## conv_top
module conv_top
#(
    parameter DATA_WIDTH  = 8,
    parameter KERNEL_SIZE = 25
)
(
    input  logic                     i_clk,
    input  logic                     i_arstn,
	input  logic                     i_arstn_perf,
	input  logic                     i_enable_count2,
    input  logic                     i_ready,
    input  logic                     i_valid,
    input  logic [KERNEL_SIZE - 1:0] i_bit_X,
    input  logic [KERNEL_SIZE - 1:0] i_bit_K,
    output logic [              1:0] o_conv,
    output logic                     o_ready,
    output logic                     o_valid,
	output logic [             31:0] o_perf_cycle_count,
	output logic [             31:0] o_perf_cycle_count2
);
    logic [3:0] s_count;
    logic s_valid_data_in;
    logic s_valid_data_out;
	logic [KERNEL_SIZE - 1:0] s_bit_X_delayed;
	logic [KERNEL_SIZE - 1:0] s_bit_K_delayed;
  ...
For scale: about 2600 cells after synthesis, about 120 I/O pins.
export LEC_CHECK = 0
export CAP_MARGIN = 5
export CORE_MARGIN = 2
export CORE_UTILIZATION = 72
export CTS_CLUSTER_DIAMETER = 141
export CTS_CLUSTER_SIZE = 27
export SETUP_SLACK_MARGIN = 1.46
export SLEW_MARGIN = 20
create_clock -name core_clock -period 5.05 [get_ports {i_clk}]
run.sh (not shown) runs the stock make flow with config.mk's settings and CLKGATE_MAP_FILE=.
The baseline completed and failed the layout checks on negative setup slack.
==> next run, changes <==
==> flow/config.mk (replaced) <==
export PLATFORM = sky130hd
export DESIGN_NAME = conv_top
export DESIGN_NICKNAME = conv_top
export VERILOG_FILES = /design/flow/design.v
export SDC_FILE = /design/flow/constraint.sdc
export NUM_CORES = 4
export LEC_CHECK = 0
export CAP_MARGIN = 20
export CORE_MARGIN = 2
export CORE_UTILIZATION = 38
export SLEW_MARGIN = 20
==> flow/constraint.sdc (replaced) <==
create_clock -name core_clock -period 16.8 [get_ports {i_clk}]
set_input_delay 3.3600 -clock core_clock [delete_from_list [all_inputs] [get_ports {i_clk}]]
set_output_delay 3.3600 -clock core_clock [all_outputs]
set_load 0.01 [all_outputs]
Effect:
- The changed run completed without violations
- worst hold slack improves by 0.092 ns
- register-to-register slack gets better by 12 ns
- final cell count increases by 8.3%

Starting RTL as in the previous note.
export LEC_CHECK = 0
export ABC_AREA = 1
export CAP_MARGIN = 20
export CORE_ASPECT_RATIO = 0.93
export CORE_MARGIN = 2
export CORE_UTILIZATION = 72
export CTS_CLUSTER_DIAMETER = 259
export GPL_ROUTABILITY_DRIVEN = 1
export MAX_ROUTING_LAYER = met5
export MIN_ROUTING_LAYER = met1
export PLACE_DENSITY = 0.39
export SETUP_SLACK_MARGIN = -0.16
export SLEW_MARGIN = 0
export TNS_END_PERCENT = 100
create_clock -name core_clock -period 5.64 [get_ports {i_clk}]
The baseline ran to the end with violations: negative setup slack.
==> next run, changes <==
ABC_AREA = not set   (was 1)
CORE_ASPECT_RATIO = not set   (was 0.93)
CORE_MARGIN = 3   (was 2)
CORE_UTILIZATION = 44   (was 72)
CTS_CLUSTER_SIZE = 13   (was not set)
PLACE_DENSITY = 0.44   (was 0.39)
SLEW_MARGIN = 5   (was 0)
TNS_END_PERCENT = 90   (was 100)
clock period = 7.24 ns   (was 5.64 ns; I/O delays follow)
The new run completed and failed the layout checks on negative setup slack.
Final area decreases by 4.8%.
Non-clock buffer count decreases by 118.
Total power decreases by 23%.
Via count decreases by 27%.
Area after synthesis decreases by 3.2%.
Routed wire length decreases by 16%.
Sequential power decreases by 22%.
Utilization decreases by 34 points.
Clock skew decreases by 3.9 ps.
Die size increases by about 60%.
==> next run, changes <==
CORE_MARGIN = 2   (was 3)
CORE_UTILIZATION = 40   (was 44)
CTS_CLUSTER_DIAMETER = not set   (was 259)
CTS_CLUSTER_SIZE = not set   (was 13)
GPL_ROUTABILITY_DRIVEN = not set   (was 1)
MAX_ROUTING_LAYER = not set   (was met5)
MIN_ROUTING_LAYER = not set   (was met1)
PLACE_DENSITY = not set   (was 0.44)
SETUP_SLACK_MARGIN = not set   (was -0.16)
SLEW_MARGIN = 20   (was 5)
TNS_END_PERCENT = not set   (was 90)
clock period = 9.1 ns   (was 7.24 ns; I/O delays follow)
The changed run finished with timing, DRC and antenna clean.
Design area goes down by a few percent.
Worst hold slack gets worse by 9.6 ps.
Via count decreases by a few percent.
Die area climbs by a little under a tenth.
Clock-buffer cell count grows by 46.
==> next run, changes <==
CORE_MARGIN = 3   (was 2)
SLEW_MARGIN = 35   (was 20)
clock period = 5.68 ns   (was 9.1 ns; I/O delays follow)
=> Now the flow reached the layout checks and failed them: negative setup slack; via count goes up by 6.7%; routed wire length increases by 6.2%; final cell count increases by 8.4%; cell area went up by 6.8%; worst hold slack gets worse by 58 ps; utilization increases by 3.5 points; die area came out higher by 1.3%; area after synthesis stays the same; first-iteration DRC count shrinks by 15%; critical path depth is higher by 4.
==> next run, changes <==
CAP_MARGIN = 40   (was 20)
CORE_MARGIN = 2   (was 3)
CORE_UTILIZATION = 72   (was 40)
SLEW_MARGIN = 20   (was 35)
clock period = 11.6 ns   (was 5.68 ns; I/O delays follow)
The new run completed with no timing, DRC or antenna violations.
Synthesized area is unchanged.
Wire length falls by 6.3%.
Setup slack is better by 4200 ps.
Synthesized cell count does not change.
Core utilization went up by 32 points.
Global-route usage rises by 11 points.
Non-clock buffer count came out lower by 324.
Cell count falls by 19%.
Critical path depth is unchanged.
Power decreases by 55%.
Flip-flop count does not change.
Power is estimated from default activity; no workload was simulated.
